Design pipelineProcessor, start of the top module:
module pipelineProcessor(
	input clk,
	input reset,
	output [31:0]  inst_addr,
	input  [31:0]  instr,
	output [31:0]  data_addr,
	output  [31:0]  data_out,
	output        mem_read,
	output          mem_write,
	input  [31:0]  data_in
	);
Size: about 4500 cells after synthesis, ~1400 flip-flops, ~160 I/O pins, ~68000 um^2 of cells after synthesis.
Settings: LEC_CHECK=0, ABC_AREA=0, CAP_MARGIN=20, CELL_PAD_IN_SITES_GLOBAL_PLACEMENT=2, CORE_ASPECT_RATIO=0.63, CORE_MARGIN=2, CORE_UTILIZATION=50, CTS_CLUSTER_DIAMETER=384, CTS_CLUSTER_SIZE=15, GPL_ROUTABILITY_DRIVEN=1, GPL_TIMING_DRIVEN=0, HOLD_SLACK_MARGIN=0.23, MAX_ROUTING_LAYER=met4, MIN_ROUTING_LAYER=met2, PLACE_DENSITY=0.82, SLEW_MARGIN=30; clock period 5.36 ns.
run.sh (not shown) runs the stock make flow with config.mk's settings and CLKGATE_MAP_FILE=.
The baseline ended with an error in global routing on GRT-0116.
Next try:
Settings changed: ABC_AREA 0 to unset, CELL_PAD_IN_SITES_GLOBAL_PLACEMENT 2 to unset, CORE_ASPECT_RATIO 0.63 to unset, CORE_UTILIZATION 50 to 40, CTS_CLUSTER_DIAMETER 384 to unset, CTS_CLUSTER_SIZE 15 to unset, GPL_ROUTABILITY_DRIVEN 1 to unset, GPL_TIMING_DRIVEN 0 to unset, HOLD_SLACK_MARGIN 0.23 to unset, MAX_ROUTING_LAYER met4 to unset, MIN_ROUTING_LAYER met2 to unset, PLACE_DENSITY 0.82 to 0.6, SLEW_MARGIN 30 to 20.
Clock period 5.36 ns to 7.73 ns, I/O delays scaled along.
What happened: With this change the flow finished with timing, DRC and antenna clean. Synthesized cell count does not change. Die area increases by 25%. Area after synthesis stays the same.
Next try:
Settings changed: CORE_UTILIZATION 40 to 70, CTS_CLUSTER_SIZE set to 57, GPL_TIMING_DRIVEN set to 1, PLACE_DENSITY 0.6 to unset, PLACE_DENSITY_LB_ADDON set to 0.02, SLEW_MARGIN 20 to 15.
Clock period 7.73 ns to 5.09 ns, I/O delays scaled along.
What happened: The changed run never finished: it broke off in global routing with ODB-0269. Die size came out lower by well over a third. Area after synthesis stays the same. Synthesized cell count stays the same.
Next try:
Settings changed: CORE_UTILIZATION 70 to 58, CTS_CLUSTER_SIZE 57 to unset, GPL_TIMING_DRIVEN 1 to unset, PLACE_DENSITY_LB_ADDON 0.02 to unset, SETUP_SLACK_MARGIN set to 1.5, SLEW_MARGIN 15 to 20.
Clock period 5.09 ns to 5.98 ns, I/O delays scaled along.
=>
- This time the run ran to the end with violations: setup timing
- die area grows by 20%
- area after synthesis does not change
- synthesized cell count stays the same
Next try:
Settings changed: CORE_UTILIZATION 58 to 15, PLACE_DENSITY set to 0.6, SETUP_SLACK_MARGIN 1.5 to unset.
Clock period 5.98 ns to 13.9 ns, I/O delays scaled along.
=>
- Now the flow ran to the end with no violations
- hold slack stays flat
- global-route usage falls by 26 points
- setup slack improved by 5100 ps
Next try:
Settings changed: CAP_MARGIN 20 to 5, CORE_UTILIZATION 15 to 70, CTS_CLUSTER_SIZE set to 34, HOLD_SLACK_MARGIN set to -0.09.
Clock period 13.9 ns to 5.46 ns, I/O delays scaled along.
After rerunning: Now the flow stopped in global routing. Synthesized cell count does not change. Die area falls by 78%. Synthesized area does not change.

* * *

Starting RTL as in the previous note.
clock: 9.0 ns
lec_check: 0
abc_area: 1
cap_margin: 15
cell_pad_in_sites_detail_placement: 1
cell_pad_in_sites_global_placement: 1
core_aspect_ratio: 1.1
core_margin: 7
core_utilization: 40
cts_cluster_size: 13
gpl_routability_driven: 0
gpl_timing_driven: 1
setup_slack_margin: 0.45
slew_margin: 20
The starting point produced a clean layout.
Rerun with:
==> flow/config.mk (replaced) <==
export PLATFORM = sky130hd
export DESIGN_NAME = pipelineProcessor
export DESIGN_NICKNAME = pipelineProcessor
export VERILOG_FILES = /design/flow/design.v
export SDC_FILE = /design/flow/constraint.sdc
export NUM_CORES = 4
export LEC_CHECK = 0
export CAP_MARGIN = 20
export CORE_MARGIN = 2
export CORE_UTILIZATION = 58
export GPL_TIMING_DRIVEN = 1
export PLACE_DENSITY_LB_ADDON = 0.02
export SLEW_MARGIN = 15
==> flow/constraint.sdc (replaced) <==
create_clock -name core_clock -period 4.38 [get_ports {clk}]
set_input_delay 0.8760 -clock core_clock [delete_from_list [all_inputs] [get_ports {clk}]]
set_output_delay 0.8760 -clock core_clock [all_outputs]
set_load 0.01 [all_outputs]
Result:
- Now the flow finished but failed the layout checks on negative setup slack
- total power climbs by 120%
- wire length drops by about 28%
- sequential cell count stays the same
- cell count drops by 29%
- sequential share of layout area drops by 3.3 points
- design area climbs by 7.5%
- worst setup slack is worse by 3.4 ns
- maximum frequency climbs by 20%
- synthesized cell count drops by 42%
Rerun with:
==> flow/config.mk (replaced) <==
export PLATFORM = sky130hd
export DESIGN_NAME = pipelineProcessor
export DESIGN_NICKNAME = pipelineProcessor
export VERILOG_FILES = /design/flow/design.v
export SDC_FILE = /design/flow/constraint.sdc
export NUM_CORES = 4
export LEC_CHECK = 0
export CAP_MARGIN = 5
export CELL_PAD_IN_SITES_DETAIL_PLACEMENT = 1
export CORE_MARGIN = 7
export CORE_UTILIZATION = 40
export CTS_CLUSTER_SIZE = 91
export SLEW_MARGIN = 20
==> flow/constraint.sdc (replaced) <==
create_clock -name core_clock -period 9.0 [get_ports {clk}]
set_input_delay 1.8000 -clock core_clock [delete_from_list [all_inputs] [get_ports {clk}]]
set_output_delay 1.8000 -clock core_clock [all_outputs]
set_load 0.01 [all_outputs]
Effect: Now the flow completed with no timing, DRC or antenna violations; worst setup slack improved by 2.5 ns; non-clock buffer count goes down by 851; total power goes down by well over a third; via count goes down by a little under a tenth; register-to-register slack improved by 2.5 ns; critical path depth goes down by 7; wire length goes up slightly; first-iteration DRC count goes down by a quarter to a third; synthesized area stays the same; die size goes up by well over a third; count of clock-buffer cells in the layout goes up by 9.

* * *

sierra:
pipelineProcessor again, from the RTL that the note above started with.
clock: 4.54 ns
lec_check: 0
abc_area: 1
cap_margin: 40
core_aspect_ratio: 0.5
core_margin: 2
core_utilization: 72
cts_cluster_diameter: 392
cts_cluster_size: 99
gpl_routability_driven: 0
place_density: 0.4
setup_slack_margin: 0.61
slew_margin: 20
tns_end_percent: 10
sierra is listed as incomplete: the tool reported an error in 5_1_grt and the run ended there.
What ember does differently from sierra at the input level:
- SETUP_SLACK_MARGIN no longer set, was 0.61
- PLACE_DENSITY no longer set, was 0.4
- GPL_ROUTABILITY_DRIVEN no longer set, was 0
- TNS_END_PERCENT now 70, was 10
- PLACE_DENSITY_LB_ADDON now 0.02, previously not set
- CTS_CLUSTER_DIAMETER no longer set, was 392
- CTS_CLUSTER_SIZE no longer set, was 99
- SLEW_MARGIN now 15, was 20
- CAP_MARGIN now 35, was 40
- CORE_UTILIZATION now 20, was 72
- GPL_TIMING_DRIVEN now 1, previously not set
- CORE_ASPECT_RATIO no longer set, was 0.5
- the clock period (ns, I/O delays scaled along) now 12.0, was 4.54
ember completed; timing, DRC and antenna clean. Delta (ember minus sierra): largest buffer count on any clock path increased by 1 relative to the old numbers; worst slack after detailed placement increased by 4.84 ns relative to the old numbers. Against sierra, ember comes in 543 lower on number of gates given a new drive strength after cts. Die area | ember > sierra. Count of placed standard cells including taps | ember above sierra. Summary: with sierra as the reference, estimated wirelength of the detail-placed design in ember moved up by more than a quarter.
### ember -> nickel
- changing CORE_UTILIZATION from 20 to 57
- setting CTS_CLUSTER_SIZE to 100 for the first time
- changing SLEW_MARGIN from 15 to 20
- removing PLACE_DENSITY_LB_ADDON (formerly 0.02)
- removing TNS_END_PERCENT (formerly 70)
- changing CAP_MARGIN from 35 to 20
- setting PLACE_DENSITY to 0.6 for the first time
- removing ABC_AREA (formerly 1)
- removing GPL_TIMING_DRIVEN (formerly 1)
- changing the clock period (ns, I/O delays scaled along) from 12.0 to 8.52
Notes after the runs:
- Delta (nickel minus ember): final non-filler cell total now smaller; number of antenna violations at the first check in global routing has decreased; post-route core utilization moved up; total number of cells along the worst setup path dropped 8; clock-buffer cell count fell by 28%.
- For overall power of the completed layout, dividing the value from ember by the value from nickel gives 0.800.

* * *

Setup of v6:
pipelineProcessor again, from the RTL that the note above started with.
clock: 11.6 ns
lec_check: 0
abc_area: 0
cap_margin: 30
core_margin: 7
core_utilization: 26
hold_slack_margin: 0.1
place_density_lb_addon: 0.23
slew_margin: 20
> inputs changed (v6 -> v7)
- changing HOLD_SLACK_MARGIN from 0.1 to -0.09
- changing CORE_UTILIZATION from 26 to 70
- setting PLACE_DENSITY to 0.6 for the first time
- setting SETUP_SLACK_MARGIN to 1.67 for the first time
- changing CORE_MARGIN from 7 to 2
- removing PLACE_DENSITY_LB_ADDON (formerly 0.23)
- changing CAP_MARGIN from 30 to 5
- removing ABC_AREA (formerly 0)
- setting CTS_CLUSTER_SIZE to 34 for the first time
- changing the clock period (ns, I/O delays scaled along) from 11.6 to 5.76
Findings:
The flow ended early for v7: it failed with a tool error in 5_1_grt. As far as maximum buffer depth of the clock tree goes, v7 and v6 are indistinguishable; the numbers are identical. And-or/or-and share of the synthesized area: v7 vs v6 identical. In the flow results for v7 and v6, the die span in y is smaller on v7. Going from v6 to v7, the CTS buffer count was found to have gone down by about 10%. Re full die area: v7 is about 64% down on v6. On sum of net half-perimeters after detailed placement, v7 does better than v6. The number of gates given a new drive strength after cts reported for v7 is greater than that of v6 by 243.

* * *

pipelineProcessor again, from the RTL that the note above started with.
Design pipelineProcessor, start of the top module:
module pipelineProcessor(
	input clk,
	input reset,
	output [31:0]  inst_addr,
	input  [31:0]  instr,
	output [31:0]  data_addr,
	output  [31:0]  data_out,
	output        mem_read,
	output          mem_write,
	input  [31:0]  data_in
	);
	wire [31:0] instr_add_4;
	wire [31:0] aluAddresult;
	wire [31:0] IFIDinstr;
	wire [31:0] jumpMux1;
	wire pcSrc, jump, stall, ifFlush;
	InstructionFetch InstructionFetch (
	  .clk   (clk),
		.reset         (reset        ),
		.inst_addr     (inst_addr    ),
		.aluAddresult  (aluAddresult ),
		.instr_add_4   (instr_add_4  ),
		.pcSrc         (pcSrc        ),
		.hazardStall	(stall ),
		.jump         (jump),
		.jumpMux1     (jumpMux1));
	wire [31:0] IFIDinstr_add_4;
	IFIDPipeReg IFIDPipeReg (
		.reset            (reset           ),
		.instr_add_4      (instr_add_4     ),
		.IFIDinstr_add_4  (IFIDinstr_add_4 ),
		.instr            (instr           ),
		.IFIDinstr        (IFIDinstr       ),
		.ifFlush          (ifFlush         ),
		.stall            (stall           ),
		.clk              (clk             ));
	wire [1:0] aluopID;
	wire regdestID, jumpID, branchID, mem_readID, memtoregID, MemWriteHazard;
	wire alusrcID, RegWriteHazard;
	controlunit controlunit (
		.regdest   (regdestID  ),
		.jump      (jumpID     ),
		.branch    (branchID   ),
		.memread   (mem_readID  ),
		.memtoreg  (memtoregID ),
		.memwrite  (MemWriteHazard ),
		.alusrc    (alusrcID   ),
		.regwrite  (RegWriteHazard ),
		.aluop     (aluopID    ),
		.opcode    (IFIDinstr[31:26]   ));
	wire [31:0] readData1ID;
	wire [31:0] readData2ID;
	wire [31:0] signExtended;
	wire [4:0] writeReg;
	wire [31:0] writeData;
	wire regWrite;
	InstructionDecode InstructionDecode (
		.IFIDinstr        (IFIDinstr       ),
		.IFIDinstr_add_4  (IFIDinstr_add_4 ),
		.aluAddresult     (aluAddresult    ),
		.writeReg         (writeReg        ),
		.writeData        (writeData       ),
		.regWrite         (regWrite        ),
		.clk              (clk             ),
  ...
export LEC_CHECK = 0
export ABC_AREA = 1
export CAP_MARGIN = 0
export CELL_PAD_IN_SITES_DETAIL_PLACEMENT = 2
export CELL_PAD_IN_SITES_GLOBAL_PLACEMENT = 1
export CORE_ASPECT_RATIO = 1.1
export CORE_MARGIN = 7
export CORE_UTILIZATION = 58
export CTS_CLUSTER_SIZE = 13
export GPL_ROUTABILITY_DRIVEN = 0
export GPL_TIMING_DRIVEN = 1
export HOLD_SLACK_MARGIN = 0.13
export SETUP_SLACK_MARGIN = 2.16
export SLEW_MARGIN = 20
create_clock -name core_clock -period 7.69 [get_ports {clk}]
The starting point died in 3_5_place_dp.
Edit:
Settings changed: ABC_AREA 1 to unset, CAP_MARGIN 0 to 20, CELL_PAD_IN_SITES_DETAIL_PLACEMENT 2 to unset, CELL_PAD_IN_SITES_GLOBAL_PLACEMENT 1 to unset, CORE_ASPECT_RATIO 1.1 to unset, CORE_MARGIN 7 to 2, CORE_UTILIZATION 58 to 66, CTS_CLUSTER_SIZE 13 to 58, GPL_ROUTABILITY_DRIVEN 0 to unset, HOLD_SLACK_MARGIN 0.13 to unset, PLACE_DENSITY_LB_ADDON set to 0.02, SETUP_SLACK_MARGIN 2.16 to unset, SLEW_MARGIN 20 to 15.
Clock period 7.69 ns to 5.4 ns, I/O delays scaled along.
After rerunning: The new run produced a layout that fails on negative setup slack. Die area drops by 20%. Area after synthesis drops by 3.9%. Synthesized cell count drops by 42%.

* * *

build 11:
Starting RTL as in the previous note.
// pipelineProcessor
module pipelineProcessor(
	input clk,
	input reset,
	output [31:0]  inst_addr,
	input  [31:0]  instr,
	output [31:0]  data_addr,
	output  [31:0]  data_out,
	output        mem_read,
	output          mem_write,
	input  [31:0]  data_in
	);
clock: 5.36 ns
lec_check: 0
abc_area: 0
cap_margin: 20
cell_pad_in_sites_global_placement: 2
core_aspect_ratio: 0.63
core_margin: 2
core_utilization: 22
cts_cluster_diameter: 384
gpl_routability_driven: 0
hold_slack_margin: 0.23
max_routing_layer: met4
min_routing_layer: met2
place_density: 0.6
slew_margin: 20
Complete run, failing final checks: build 11, reason negative setup slack.
diff inputs: build 11 => build 72
# build 11
export LEC_CHECK = 0
export ABC_AREA = 0
export CAP_MARGIN = 20
export CELL_PAD_IN_SITES_GLOBAL_PLACEMENT = 2
export CORE_ASPECT_RATIO = 0.63
export CORE_MARGIN = 2
export CORE_UTILIZATION = 22
export CTS_CLUSTER_DIAMETER = 384
export GPL_ROUTABILITY_DRIVEN = 0
export HOLD_SLACK_MARGIN = 0.23
export MAX_ROUTING_LAYER = met4
export MIN_ROUTING_LAYER = met2
export PLACE_DENSITY = 0.6
export SLEW_MARGIN = 20
create_clock -name core_clock -period 5.36 [get_ports {clk}]
# build 72
export LEC_CHECK = 0
export CAP_MARGIN = 35
export CORE_MARGIN = 2
export CORE_UTILIZATION = 56
export CTS_CLUSTER_DIAMETER = 230
export GPL_ROUTABILITY_DRIVEN = 0
export PLACE_DENSITY_LB_ADDON = 0.26
export SLEW_MARGIN = 20
create_clock -name core_clock -period 10.8 [get_ports {clk}]
Findings:
No stage failed in build 72, and the final checks on the layout all came back clean.
IFIDPipeReg.IFIDinstr[31]$_SDFFE_PP0N_ as the capturing element of the worst setup path was reported by build 11, and InstructionFetch.pc_counter.current[22]$_SDFFE_PP0N_ by build 72.
Build 11 → build 72: mux contribution to synthesized area held; final cell count without fillers went down 3477.
Shortest clock period the worst path allows after layout ended up 2030 ps higher on build 72 than on build 11.
Of the two candidates, build 11 has the worse overall power of the completed layout and build 72 the better one.
On count of cell instances traversed by the critical path: between build 11 and build 72, it ends up higher for build 11.
Diode insertion count for antenna repair: build 72 < build 11
Setup WNS build 11 -> build 72: better
diff inputs: build 72 => build 17
# build 72
export LEC_CHECK = 0
export CAP_MARGIN = 35
export CORE_MARGIN = 2
export CORE_UTILIZATION = 56
export CTS_CLUSTER_DIAMETER = 230
export GPL_ROUTABILITY_DRIVEN = 0
export PLACE_DENSITY_LB_ADDON = 0.26
export SLEW_MARGIN = 20
create_clock -name core_clock -period 10.8 [get_ports {clk}]
# build 17
export LEC_CHECK = 0
export ABC_AREA = 0
export CAP_MARGIN = 20
export CORE_MARGIN = 6
export CORE_UTILIZATION = 51
export PLACE_DENSITY = 0.75
export SETUP_SLACK_MARGIN = -0.57
export SLEW_MARGIN = 20
create_clock -name core_clock -period 10.3 [get_ports {clk}]
--- outcome ---
Compared build 72 against build 17; net count of the finished layout within noise. On build 17: global-route usage is 3.5 points lower than what build 72 gave. Relative to build 72, the detailed-placement wirelength estimate measured on build 17 has increased by a few percent. Build 72 has a lower routed wire length per instance than build 17. Per the comparison of build 17 with build 72, post-layout worst setup margin decreased by 410 ps relative to the old numbers, switching power summed over all nets increased by 6.1% relative to the old numbers, core utilization decreased by 5.7 points relative to the old numbers, non-filler instance count after layout increased by 136 relative to the old numbers. Clock transition at the registers of the reported paths delta (build 72 -> build 17): insignificant. Re via density per instance: build 72 was higher than build 17.
Modified inputs, build 85 compared to build 17
# build 17
export LEC_CHECK = 0
export ABC_AREA = 0
export CAP_MARGIN = 20
export CORE_MARGIN = 6
export CORE_UTILIZATION = 51
export PLACE_DENSITY = 0.75
export SETUP_SLACK_MARGIN = -0.57
export SLEW_MARGIN = 20
create_clock -name core_clock -period 10.3 [get_ports {clk}]
# build 85
export LEC_CHECK = 0
export CAP_MARGIN = 5
export CORE_MARGIN = 2
export CORE_UTILIZATION = 70
export CTS_CLUSTER_SIZE = 34
export HOLD_SLACK_MARGIN = -0.09
export PLACE_DENSITY = 0.6
export SLEW_MARGIN = 20
create_clock -name core_clock -period 4.48 [get_ports {clk}]
==> results <==
- Build 85 and build 17 ended up with nearly the same count of H-tree levels built during CTS.
- From build 17 to build 85, fraction of synthesized cell area in xor and xnor cells did not move at all.
- From build 17 to build 85 the numbers moved as follows: number of buffers created by CTS -1, die span in y -61 um, number of cell rows -about 14%.
- Re die area: build 85 is about 30% down on build 17.
- FAIL build 85 @ global routing: tool exited with error
- Build 85 vs build 17 — area of the core dropped 0.035 mm^2.
Power and IR drop assume default switching activity.
